==> inputs of raven <==
==> flow/design.v <==
module adc_interface (
    input wire clk,
    input wire rst_n,
    input wire [11:0] adc_data,
    input wire adc_valid,
    output reg [11:0] voltage_fb,
    output reg data_ready
);
    always @(posedge clk or negedge rst_n) begin
        if (!rst_n) begin
            voltage_fb <= 12'd0;
            data_ready <= 1'b0;
        end else begin
            if (adc_valid) begin
                voltage_fb <= adc_data;
                data_ready <= 1'b1;
            end else begin
                data_ready <= 1'b0;
            end
        end
    end
endmodule
module pid_controller #(
    parameter DATA_WIDTH = 12,
    parameter KP = 16'd100,
    parameter KI = 16'd10,
    parameter KD = 16'd5,
    parameter SETPOINT = 12'd2048
)(
    input wire clk,
    input wire rst_n,
    input wire [DATA_WIDTH-1:0] feedback,
    input wire fb_valid,
    output reg [9:0] control_out,
    output reg out_valid
);
    reg signed [DATA_WIDTH:0] error;
    reg signed [DATA_WIDTH:0] prev_error;
    reg signed [31:0] integral;
    reg signed [DATA_WIDTH:0] derivative;
    reg signed [31:0] p_term, i_term, d_term;
    reg signed [31:0] pid_sum;
    always @(posedge clk or negedge rst_n) begin
        if (!rst_n) begin
            error <= 0;
            prev_error <= 0;
            integral <= 0;
            derivative <= 0;
            p_term <= 0;
            i_term <= 0;
            d_term <= 0;
            pid_sum <= 0;
            control_out <= 10'd512;
            out_valid <= 1'b0;
        end else if (fb_valid) begin
            error <= SETPOINT - feedback;
            prev_error <= error;
            if (integral + error > 32'sd100000)
                integral <= 32'sd100000;
            else if (integral + error < -32'sd100000)
                integral <= -32'sd100000;
            else
                integral <= integral + error;
            derivative <= error - prev_error;
            p_term <= ($signed({16'd0, KP}) * error) >>> 8;
            i_term <= ($signed({16'd0, KI}) * integral) >>> 16;
            d_term <= ($signed({16'd0, KD}) * derivative) >>> 8;
            pid_sum <= p_term + i_term + d_term + 32'sd512;
            if (pid_sum > 32'sd1023)
                control_out <= 10'd1023;
            else if (pid_sum < 32'sd0)
                control_out <= 10'd0;
            else
                control_out <= pid_sum[9:0];
            out_valid <= 1'b1;
        end else begin
            out_valid <= 1'b0;
        end
    end
endmodule
module pwm_generator #(
    parameter CLK_FREQ = 100_000_000,
    parameter PWM_FREQ = 100_000,
    parameter PWM_RESOLUTION = 10
)(
    input wire clk,
    input wire rst_n,
    input wire [PWM_RESOLUTION-1:0] duty_cycle,
    output reg pwm_out
);
    localparam COUNTER_MAX = CLK_FREQ / PWM_FREQ;
    reg [$clog2(COUNTER_MAX)-1:0] counter;
    reg [PWM_RESOLUTION-1:0] duty_reg;
    reg [PWM_RESOLUTION-1:0] compare_val;
    always @(posedge clk or negedge rst_n) begin
        if (!rst_n) begin
            counter <= 0;
            duty_reg <= 0;
            compare_val <= 0;
            pwm_out <= 1'b0;
        end else begin
            if (counter < COUNTER_MAX - 1) begin
                counter <= counter + 1;
            end else begin
                counter <= 0;
                duty_reg <= duty_cycle;
            end
            compare_val <= (duty_reg * COUNTER_MAX) >> PWM_RESOLUTION;
            pwm_out <= (counter < compare_val) ? 1'b1 : 1'b0;
        end
    end
endmodule
module buck_converter_top #(
    parameter CLK_FREQ = 100_000_000,
    parameter PWM_FREQ = 100_000,
    parameter V_REF = 12'd2048,
    parameter KP = 16'd100,
    parameter KI = 16'd10,
    parameter KD = 16'd5
)(
    input wire clk,
    input wire rst_n,
    input wire [11:0] adc_data,
    input wire adc_valid,
    output wire pwm_out,
    output wire [11:0] voltage_monitor,
    output wire [9:0] duty_cycle_monitor
);
    wire [11:0] voltage_fb;
    wire adc_ready;
    wire [9:0] duty_cycle;
    wire pid_valid;
    adc_interface adc_if (
        .clk(clk),
        .rst_n(rst_n),
        .adc_data(adc_data),
        .adc_valid(adc_valid),
        .voltage_fb(voltage_fb),
        .data_ready(adc_ready)
    );
    pid_controller #(
        .DATA_WIDTH(12),
        .KP(KP),
        .KI(KI),
        .KD(KD),
        .SETPOINT(V_REF)
    ) pid_ctrl (
        .clk(clk),
        .rst_n(rst_n),
        .feedback(voltage_fb),
        .fb_valid(adc_ready),
        .control_out(duty_cycle),
        .out_valid(pid_valid)
    );
    pwm_generator #(
        .CLK_FREQ(CLK_FREQ),
        .PWM_FREQ(PWM_FREQ),
        .PWM_RESOLUTION(10)
    ) pwm_gen (
        .clk(clk),
        .rst_n(rst_n),
        .duty_cycle(duty_cycle),
        .pwm_out(pwm_out)
    );
    assign voltage_monitor = voltage_fb;
    assign duty_cycle_monitor = duty_cycle;
endmodule
==> flow/run.sh <==
#!/bin/bash
# the make line also repeats each setting of config.mk as NAME=value (left out here)
make -C /OpenROAD-flow-scripts/flow DESIGN_CONFIG=/design/flow/config.mk WORK_HOME=/design/flow/orfs CLKGATE_MAP_FILE= finish
==> flow/config.mk <==
export PLATFORM = sky130hd
export DESIGN_NAME = buck_converter_top
export DESIGN_NICKNAME = buck_converter_top
export VERILOG_FILES = /design/flow/design.v
export SDC_FILE = /design/flow/constraint.sdc
export NUM_CORES = 4
export LEC_CHECK = 0
export ABC_AREA = 0
export CAP_MARGIN = 30
export CELL_PAD_IN_SITES_DETAIL_PLACEMENT = 1
export CORE_ASPECT_RATIO = 1.36
export CORE_MARGIN = 2
export CORE_UTILIZATION = 28
export CTS_CLUSTER_DIAMETER = 230
export GPL_ROUTABILITY_DRIVEN = 1
export MAX_ROUTING_LAYER = met5
export MIN_ROUTING_LAYER = met2
export PLACE_DENSITY_LB_ADDON = 0.01
export SETUP_SLACK_MARGIN = 0.18
export SLEW_MARGIN = 20
==> flow/constraint.sdc <==
create_clock -name core_clock -period 6.32 [get_ports {clk}]
set_input_delay 1.2640 -clock core_clock [delete_from_list [all_inputs] [get_ports {clk}]]
set_output_delay 1.2640 -clock core_clock [all_outputs]
set_load 0.01 [all_outputs]
==> inputs of xenon, as changes to raven <==
- ABC_AREA: 0 -> 1
- CAP_MARGIN: 30 -> 20
- CELL_PAD_IN_SITES_DETAIL_PLACEMENT: 1 -> default
- CORE_ASPECT_RATIO: 1.36 -> default
- CORE_UTILIZATION: 28 -> 70
- CTS_CLUSTER_DIAMETER: 230 -> 47
- GPL_ROUTABILITY_DRIVEN: 1 -> default
- MAX_ROUTING_LAYER: met5 -> default
- MIN_ROUTING_LAYER: met2 -> default
- PLACE_DENSITY: default -> 0.77
- PLACE_DENSITY_LB_ADDON: 0.01 -> default
- SETUP_SLACK_MARGIN: 0.18 -> default
==> flow/constraint.sdc (replaced) <==
create_clock -name core_clock -period 3.54 [get_ports {clk}]
set_input_delay 0.7080 -clock core_clock [delete_from_list [all_inputs] [get_ports {clk}]]
set_output_delay 0.7080 -clock core_clock [all_outputs]
set_load 0.01 [all_outputs]
==> inputs of maple, as changes to raven <==
- ABC_AREA: 0 -> default
- CAP_MARGIN: 30 -> 20
- CELL_PAD_IN_SITES_DETAIL_PLACEMENT: 1 -> default
- CORE_ASPECT_RATIO: 1.36 -> default
- CORE_UTILIZATION: 28 -> 72
- CTS_CLUSTER_DIAMETER: 230 -> 47
- GPL_ROUTABILITY_DRIVEN: 1 -> default
- MAX_ROUTING_LAYER: met5 -> default
- MIN_ROUTING_LAYER: met2 -> default
- PLACE_DENSITY: default -> 0.94
- PLACE_DENSITY_LB_ADDON: 0.01 -> default
- SETUP_SLACK_MARGIN: 0.18 -> default
==> flow/constraint.sdc (replaced) <==
create_clock -name core_clock -period 4.05 [get_ports {clk}]
set_input_delay 0.8100 -clock core_clock [delete_from_list [all_inputs] [get_ports {clk}]]
set_output_delay 0.8100 -clock core_clock [all_outputs]
set_load 0.01 [all_outputs]
==> notes <==
xenon finished but failed the layout checks on negative setup slack. raven finished clean. maple finished with negative setup slack left. The lowest routed wire length belongs to raven, the highest to maple. Flip-flop count is the same in xenon and maple. Worst hold slack: raven > maple > xenon. Critical path depth: maple < raven < xenon. The lowest first-iteration DRC count belongs to raven, the highest to maple. Between xenon and maple, the lower via count is in xenon (gap 5.1%, measured against maple). Register-to-register slack, lowest first: maple, xenon, raven. Synthesized cell count is the same in maple and raven.
==> figures <==
| metric | raven | maple | xenon |
|---|---|---|---|
| Result of the run | finished clean | failed layout checks | failed layout checks |
| Layout check failures | - | negative setup slack | negative setup slack |
| Met1 track demand over resource | 0% | 48.9% | 44.1% |
| Worst-Skew Late Latency | 0.47 ns | 0.48 ns | 0.47 ns |
| Register fraction of the total cell area | 27.4% | 25.0% | 25.0% |
| Source of the worst register-to-register timing path | pid_ctrl.error[0]$_DFFE_PN0P_ | pid_ctrl.derivative[2]$_DFFE_PN0P_ | pwm_gen.duty_reg[0]$_DFFE_PN0N_ |
| Arr. time, crit path | 5.23 ns | 6.04 ns | 4.56 ns |
| Half-perimeter wire length after detailed placement | 34,700 µm | 30,900 µm | 32,000 µm |
| Total vias in the final route | 16.4k | 16.7k | 15.9k |
| Total number of multi-input combinational cells | 1,237 | 1,237 | 1,660 |
| Yosys cell count | 1,645 | 1,645 | 2,241 |
| Core Util, Final | 31.5% | 89.0% | 81.9% |
| Mean post-synth cell area | 9.58 µm² | 9.58 µm² | 7.53 µm² |
| Critical-path cell with the highest stage delay | sky130_fd_sc_hd__nand2b_1 | sky130_fd_sc_hd__a31oi_1 | sky130_fd_sc_hd__fa_1 |
